==> build 88 <==
==> flow/design.v <==
module ALU (a,b,ctrl,res,R15,res_we,R15_we);
	input signed [15:0] a,b;
	input [3:0] ctrl;
	output reg signed [15:0] res;
	output reg signed [15:0] R15;
	output reg res_we, R15_we;
	always@(*)begin
		res = 16'sd0;
		R15 = 16'sd0;
		res_we = 1'b1;
		R15_we = 1'b0;
		case(ctrl)
			3'b000: begin
						res = a + b;
					end
			3'b001: begin
						res = a - b;
					end
			3'b010: begin
						{R15,res} = a * b;
						R15_we = 1'b1;
					end
			3'b011: begin
						R15_we = 1'b1;
						if (b == 16'sd0) begin
							res = -16'sd1;
							R15 = a;
						end
						else begin
							res = a / b;
							R15 = a % b;
						end
					end
			3'b100: begin
						res = a & b;
					end
			3'b101: begin
						res = a | b;
					end
			default: begin
						res_we = 1'b0;
					end
		endcase
	end
endmodule
module alu16(clk, rst, a, b, ctrl, res, R15);
	input clk, rst;
	input [15:0] a, b;
	input [3:0] ctrl;
	output reg [15:0] res;
	output reg [15:0] R15;
	wire [15:0] alu_res, alu_R15;
	wire res_we, R15_we;
	ALU u_alu(.a(a), .b(b), .ctrl(ctrl), .res(alu_res), .R15(alu_R15), .res_we(res_we), .R15_we(R15_we));
	always @(posedge clk, negedge rst) begin
		if (~rst) begin
			res <= 16'h0000;
			R15 <= 16'h0000;
		end
		else begin
			if (res_we)
				res <= alu_res;
			if (R15_we)
				R15 <= alu_R15;
		end
	end
endmodule
==> flow/run.sh <==
#!/bin/bash
# the make line also repeats each setting of config.mk as NAME=value (left out here)
make -C /OpenROAD-flow-scripts/flow DESIGN_CONFIG=/design/flow/config.mk WORK_HOME=/design/flow/orfs CLKGATE_MAP_FILE= finish
==> flow/config.mk <==
export PLATFORM = sky130hd
export DESIGN_NAME = alu16
export DESIGN_NICKNAME = alu16
export VERILOG_FILES = /design/flow/design.v
export SDC_FILE = /design/flow/constraint.sdc
export NUM_CORES = 4
export LEC_CHECK = 0
export CAP_MARGIN = 20
export CELL_PAD_IN_SITES_DETAIL_PLACEMENT = 0
export CELL_PAD_IN_SITES_GLOBAL_PLACEMENT = 1
export CORE_MARGIN = 2
export CORE_UTILIZATION = 55
export CTS_CLUSTER_DIAMETER = 359
export GPL_ROUTABILITY_DRIVEN = 0
export MAX_ROUTING_LAYER = met4
export MIN_ROUTING_LAYER = met1
export PLACE_DENSITY = 0.76
export SETUP_SLACK_MARGIN = -0.95
export SLEW_MARGIN = 20
export TNS_END_PERCENT = 50
==> flow/constraint.sdc <==
create_clock -name core_clock -period 12.5 [get_ports {clk}]
set_input_delay 2.5000 -clock core_clock [delete_from_list [all_inputs] [get_ports {clk}]]
set_output_delay 2.5000 -clock core_clock [all_outputs]
set_load 0.01 [all_outputs]
==> trial 48: changes against build 88 <==
Settings changed: ABC_AREA set to 1, CELL_PAD_IN_SITES_GLOBAL_PLACEMENT 1 to 3, CORE_ASPECT_RATIO set to 1.99, CORE_MARGIN 2 to 3, CORE_UTILIZATION 55 to 35, CTS_CLUSTER_SIZE set to 99, GPL_TIMING_DRIVEN set to 0, PLACE_DENSITY 0.76 to unset, PLACE_DENSITY_LB_ADDON set to 0.29, SETUP_SLACK_MARGIN -0.95 to -2.0, TNS_END_PERCENT 50 to 30.
==> flow/constraint.sdc (replaced) <==
create_clock -name core_clock -period 31.6 [get_ports {clk}]
set_input_delay 6.3200 -clock core_clock [delete_from_list [all_inputs] [get_ports {clk}]]
set_output_delay 6.3200 -clock core_clock [all_outputs]
set_load 0.01 [all_outputs]
==> build 37: changes against build 88 <==
Settings changed: CELL_PAD_IN_SITES_DETAIL_PLACEMENT 0 to unset, CELL_PAD_IN_SITES_GLOBAL_PLACEMENT 1 to unset, CORE_UTILIZATION 55 to 69, CTS_CLUSTER_DIAMETER 359 to 219, CTS_CLUSTER_SIZE set to 15, GPL_ROUTABILITY_DRIVEN 0 to unset, MAX_ROUTING_LAYER met4 to unset, MIN_ROUTING_LAYER met1 to unset, PLACE_DENSITY 0.76 to unset, SETUP_SLACK_MARGIN -0.95 to 5.0, TNS_END_PERCENT 50 to unset.
==> flow/constraint.sdc (replaced) <==
create_clock -name core_clock -period 40.0 [get_ports {clk}]
set_input_delay 8.0000 -clock core_clock [delete_from_list [all_inputs] [get_ports {clk}]]
set_output_delay 8.0000 -clock core_clock [all_outputs]
set_load 0.01 [all_outputs]
==> qor summary <==
                                                                    build 37                  build 88                  trial 48
Share of cell area taken by muxes after synthesis                      1.94%                     1.94%                   0.0445%
CTS tree                                                                   -                       yes                       yes
Stage-log warning count                                                    -                        37                        33
Cell count in the Yosys report                                          2892                      2892                      3393
Post-route cell area                                                       -                 32100 um2                 27000 um2
Sort of element at the start of the critical path                          -                 input pin                 input pin
Maximum fanout along the worst path                                        -                        17                        13
Critical path type                                                         -     input pin to register     input pin to register
Metal1 wirelength                                                          -                   35.4 mm                   30.3 mm
P_comb                                                                     -                   9.08 mW                   2.11 mW
Sort of element at the end of the critical path                            -                  register                  register
Initial DRC count                                                          -                      2480                       954
Met2 WL                                                                    -                   43.3 mm                   55.7 mm
Switching Share                                                            -                     53.0%                     59.0%
Number of fill cells in the layout                                         -                      2826                      6861
Post-Synth AOI/OAI Area                                                20.9%                     20.9%                     11.2%
Via-to-Cell Ratio                                                          -                      6.25                      5.28
Fin cells                                                                  -                      4203                      4381
Outcome                                            aborted with a tool error  finished with violations  finished with violations
Failing step                                        global routing (5_1_grt)                         -                         -
Violated checks                                                            -      negative setup slack      negative setup slack
Worst path most repeated cell                                              -     sky130_fd_sc_hd__ha_4  sky130_fd_sc_hd__nand2_1
Routed wire per std cell                                                   -                   23.0 um                   22.4 um
Post-synthesis net count                                                3438                      3438                      3939
Part of the power in combinational logic                                   -                     96.5%                     94.2%
Heaviest power group                                                       -       combinational cells       combinational cells


==> job 2471: inputs <==
// alu16: RTL as listed in full above, without the edits since
==> flow/config.mk <==
export PLATFORM = sky130hd
export DESIGN_NAME = alu16
export DESIGN_NICKNAME = alu16
export VERILOG_FILES = /design/flow/design.v
export SDC_FILE = /design/flow/constraint.sdc
export NUM_CORES = 4
export LEC_CHECK = 0
export ABC_AREA = 1
export CAP_MARGIN = 20
export CELL_PAD_IN_SITES_DETAIL_PLACEMENT = 0
export CELL_PAD_IN_SITES_GLOBAL_PLACEMENT = 3
export CORE_ASPECT_RATIO = 1.99
export CORE_MARGIN = 3
export CORE_UTILIZATION = 35
export CTS_CLUSTER_DIAMETER = 359
export CTS_CLUSTER_SIZE = 99
export GPL_ROUTABILITY_DRIVEN = 0
export GPL_TIMING_DRIVEN = 0
export MAX_ROUTING_LAYER = met4
export MIN_ROUTING_LAYER = met1
export PLACE_DENSITY = 0.76
export SETUP_SLACK_MARGIN = 5.0
export SLEW_MARGIN = 20
export TNS_END_PERCENT = 50
==> flow/constraint.sdc <==
create_clock -name core_clock -period 31.6 [get_ports {clk}]
set_input_delay 6.3200 -clock core_clock [delete_from_list [all_inputs] [get_ports {clk}]]
set_output_delay 6.3200 -clock core_clock [all_outputs]
set_load 0.01 [all_outputs]
run.sh (not shown) runs the stock make flow with config.mk's settings and CLKGATE_MAP_FILE=.
==> inputs of job 2024, as changes to job 2471 <==
ABC_AREA = not set   (was 1)
CELL_PAD_IN_SITES_DETAIL_PLACEMENT = 2   (was 0)
CELL_PAD_IN_SITES_GLOBAL_PLACEMENT = 1   (was 3)
CORE_ASPECT_RATIO = not set   (was 1.99)
CORE_MARGIN = 5   (was 3)
CORE_UTILIZATION = 31   (was 35)
CTS_CLUSTER_SIZE = 78   (was 99)
GPL_TIMING_DRIVEN = not set   (was 0)
HOLD_SLACK_MARGIN = 0.05   (was not set)
SLEW_MARGIN = 15   (was 20)
==> flow/constraint.sdc (replaced) <==
create_clock -name core_clock -period 25.8 [get_ports {clk}]
set_input_delay 5.1600 -clock core_clock [delete_from_list [all_inputs] [get_ports {clk}]]
set_output_delay 5.1600 -clock core_clock [all_outputs]
set_load 0.01 [all_outputs]
==> inputs of job 8131, as changes to job 2471 <==
ABC_AREA = not set   (was 1)
CELL_PAD_IN_SITES_GLOBAL_PLACEMENT = 0   (was 3)
CORE_ASPECT_RATIO = not set   (was 1.99)
CORE_UTILIZATION = 58   (was 35)
CTS_CLUSTER_SIZE = not set   (was 99)
GPL_TIMING_DRIVEN = not set   (was 0)
SETUP_SLACK_MARGIN = 0.3   (was 5.0)
==> flow/constraint.sdc (replaced) <==
create_clock -name core_clock -period 12.5 [get_ports {clk}]
set_input_delay 2.5000 -clock core_clock [delete_from_list [all_inputs] [get_ports {clk}]]
set_output_delay 2.5000 -clock core_clock [all_outputs]
set_load 0.01 [all_outputs]
==> inputs of job 7366, as changes to job 2471 <==
ABC_AREA = 0   (was 1)
CELL_PAD_IN_SITES_DETAIL_PLACEMENT = not set   (was 0)
CELL_PAD_IN_SITES_GLOBAL_PLACEMENT = not set   (was 3)
CORE_ASPECT_RATIO = not set   (was 1.99)
CORE_MARGIN = 9   (was 3)
CORE_UTILIZATION = 58   (was 35)
CTS_CLUSTER_DIAMETER = 304   (was 359)
GPL_ROUTABILITY_DRIVEN = not set   (was 0)
GPL_TIMING_DRIVEN = not set   (was 0)
MAX_ROUTING_LAYER = not set   (was met4)
MIN_ROUTING_LAYER = not set   (was met1)
PLACE_DENSITY = not set   (was 0.76)
SETUP_SLACK_MARGIN = not set   (was 5.0)
TNS_END_PERCENT = 15   (was 50)
==> flow/constraint.sdc (replaced) <==
create_clock -name core_clock -period 40.0 [get_ports {clk}]
set_input_delay 8.0000 -clock core_clock [delete_from_list [all_inputs] [get_ports {clk}]]
set_output_delay 8.0000 -clock core_clock [all_outputs]
set_load 0.01 [all_outputs]
==> impl_metrics.toml <==
# synthesis and place-and-route metrics
[run_status]
status = "complete, but fails checks"
so_faults = "setup timing"

[sta]
setup_viol = 10
worst_slack_ns = -0.1909

[worst_setup_path]
critPathBufInv = 77
(the above is from job 2471)
==> impl_metrics.toml <==
# synthesis and place-and-route metrics
[sta]
setup_viol = 0

[worst_setup_path]
critPathBufInv = 21

[cts]
clkTransAtPathRegs_ns = 0.06

[run_status]
status = "finished clean"

[detailed_routing]
vias = 23143

[grt]
grt_pass1_wl_um = 133000
(the above is from job 7366)
==> impl_metrics.toml <==
# implementation run metrics
[yosys]
synth_cells = 2892
fa_ha_area_share_pct = 37.53
synth_async_sr_flop_share_pct = 100.0
yosys-mux-area-fraction_pct = 1.939

[run_status]
status = "aborted with a tool error"
stop_error = "[ERROR GRT-0232] Routing congestion too high. Check the congestion heatmap in the GUI."
failed_stage = "5_1_grt"

[die]
ios = 70
core-area_um2 = 37930
(the above is from job 8131)
==> impl_metrics.toml <==
# implementation run metrics
[die]
die_w_um = 279.1
dieArea_um2 = 77910
ios = 70

[run_status]
stop_error = "[ERROR GRT-0232] Routing congestion too high. Check the congestion heatmap in the GUI."
failed_stage = "5_1_grt"
status = "aborted with a tool error"

[yosys]
yosys-mux-area-fraction_pct = 1.939
aoi_share_pct = 20.92
ys_cells = 2892
fa_ha_area_share_pct = 37.53

[place]
dp_hpwl_um = 141300
(the above is from job 2024)


==> inputs of 11-25 <==
Starts from the design.v that is shown in full above.
Settings: LEC_CHECK=0, CAP_MARGIN=20, CORE_MARGIN=2, CORE_UTILIZATION=21, SETUP_SLACK_MARGIN=1.0, SLEW_MARGIN=20; clock period 42.8 ns.
==> 02-10: changes against 11-25 <==
ABC_AREA = 1   (was default)
CORE_UTILIZATION = 72   (was 21)
CTS_CLUSTER_DIAMETER = 371   (was default)
CTS_CLUSTER_SIZE = 97   (was default)
HOLD_SLACK_MARGIN = -0.09   (was default)
PLACE_DENSITY = 0.86   (was default)
TNS_END_PERCENT = 5   (was default)
==> flow/constraint.sdc (replaced) <==
create_clock -name core_clock -period 20.8 [get_ports {clk}]
set_input_delay 4.1600 -clock core_clock [delete_from_list [all_inputs] [get_ports {clk}]]
set_output_delay 4.1600 -clock core_clock [all_outputs]
set_load 0.01 [all_outputs]
==> comparison <==
11-25 completed with no timing, DRC or antenna violations. 02-10 failed in 4_1_cts on DPL-0033. In 02-10 the synthesized cell count is larger than in 11-25, by about 17%. In synthesized area, 02-10 and 11-25 hardly differ. The die size of 11-25 is 3.4 times that of 02-10.
==> figures <==
item                                                            02-10                    11-25
Detailed placement HPWL                                      85200 µm                 70900 µm
Mux area share                                               0.000445                   0.0194
Chip area from the yosys synthesis statistics               22500 µm²                22500 µm²
Post-synthesis net count                                         3939                     3438
Area of placed instances                                    29400 µm²                25300 µm²
Area share of fa/ha/maj cells after synthesis                   0.371                    0.375
Number of cell rows                                                64                      119
Area leader share                                               0.235                    0.235
Placed instance count                                            4477                     4335
Routability cong.                                                1.07                    0.975
Status                                         stopped before the end  complete, no violations
Failing step                                                  4_1_cts                        -
Cell total in the yosys stat output                              3393                     2892
AND-OR/OR-AND Cells, Area Fraction                              0.112                    0.209
Average instance area after synthesis                        6.63 µm²                 7.76 µm²
Unique cell types                                                  64                      101
Post-synthesis cell count                                        3393                     2892
Post-Syn Area                                               22500 µm²                22500 µm²


==> inputs of run a <==
RTL: the design.v shown in full above, as it stands there.
export LEC_CHECK = 0
export CAP_MARGIN = 0
export CORE_MARGIN = 2
export CORE_UTILIZATION = 64
export CTS_CLUSTER_DIAMETER = 81
export CTS_CLUSTER_SIZE = 29
export PLACE_DENSITY = 0.92
export SETUP_SLACK_MARGIN = 1.0
export SLEW_MARGIN = 20
create_clock -name core_clock -period 12.6 [get_ports {clk}]
==> run b: changes against run a <==
- CAP_MARGIN: 0 -> 20
- CORE_UTILIZATION: 64 -> 25
- CTS_CLUSTER_DIAMETER: 81 -> unset
- CTS_CLUSTER_SIZE: 29 -> unset
- PLACE_DENSITY: 0.92 -> unset
==> flow/constraint.sdc (replaced) <==
create_clock -name core_clock -period 47.8 [get_ports {clk}]
set_input_delay 9.5600 -clock core_clock [delete_from_list [all_inputs] [get_ports {clk}]]
set_output_delay 9.5600 -clock core_clock [all_outputs]
set_load 0.01 [all_outputs]
==> run c: changes against run a <==
- ABC_AREA: unset -> 1
- CAP_MARGIN: 0 -> 20
- CORE_UTILIZATION: 64 -> 72
- CTS_CLUSTER_DIAMETER: 81 -> 371
- CTS_CLUSTER_SIZE: 29 -> 97
- HOLD_SLACK_MARGIN: unset -> -0.09
- PLACE_DENSITY: 0.92 -> unset
==> flow/constraint.sdc (replaced) <==
create_clock -name core_clock -period 20.8 [get_ports {clk}]
set_input_delay 4.1600 -clock core_clock [delete_from_list [all_inputs] [get_ports {clk}]]
set_output_delay 4.1600 -clock core_clock [all_outputs]
set_load 0.01 [all_outputs]
==> impl_metrics.tcl <==
# collected from the flow reports
set metrics [dict create \
    xor_area_share_pct 7.13 \
    outcome "no timing/DRC/antenna violations" \
    syn_inst 2892 \
    grtUsageMet1_pct 24.4 \
    core_um2 88600 \
    numPlacedInstances 4065 \
    post_cts_buffers 0 \
    dp_hpwl_mm 69.3 \
    ys_seq_share_pct 3.57 \
]
-- figures above: run b

==> impl_metrics.tcl <==
# yosys + openroad results
set metrics [dict create \
    outcome "aborted with a tool error" \
    haltStage "5_1_grt" \
    stop_error "[ERROR GRT-0116] Global routing finished with congestion. Check the congestion regions in the DRC Viewer." \
    post_cts_buffers 178 \
    xor_area_share_pct 7.13 \
    syn_inst 2892 \
    numPlacedInstances 3980 \
    netlist_area_um2 22500 \
    core_um2 34500 \
    dp_hpwl_mm 83.0 \
    top_usage_layer "met2" \
    ys_seq_share_pct 3.57 \
    async_flop_share_pct 100 \
]
-- figures above: run a

==> impl_metrics.tcl <==
# yosys + openroad results
set metrics [dict create \
    ys_seq_share_pct 3.56 \
    stop_error "[ERROR DPL-0033] detailed placement checks failed during check placement." \
    syn_inst 3393 \
    haltStage "3_5_place_dp" \
    outcome "aborted with a tool error" \
    core_um2 30700 \
    synthTopCellsByCount "nand2_1 (899), inv_1 (672), fa_1 (264)" \
    edf_count 0 \
    gp_congestion 1.09 \
    avgSynthCellArea_um2 6.63 \
    xor_area_share_pct 4.05 \
]
-- figures above: run c

No activity file was given, so power comes from the tool's default toggle rates.
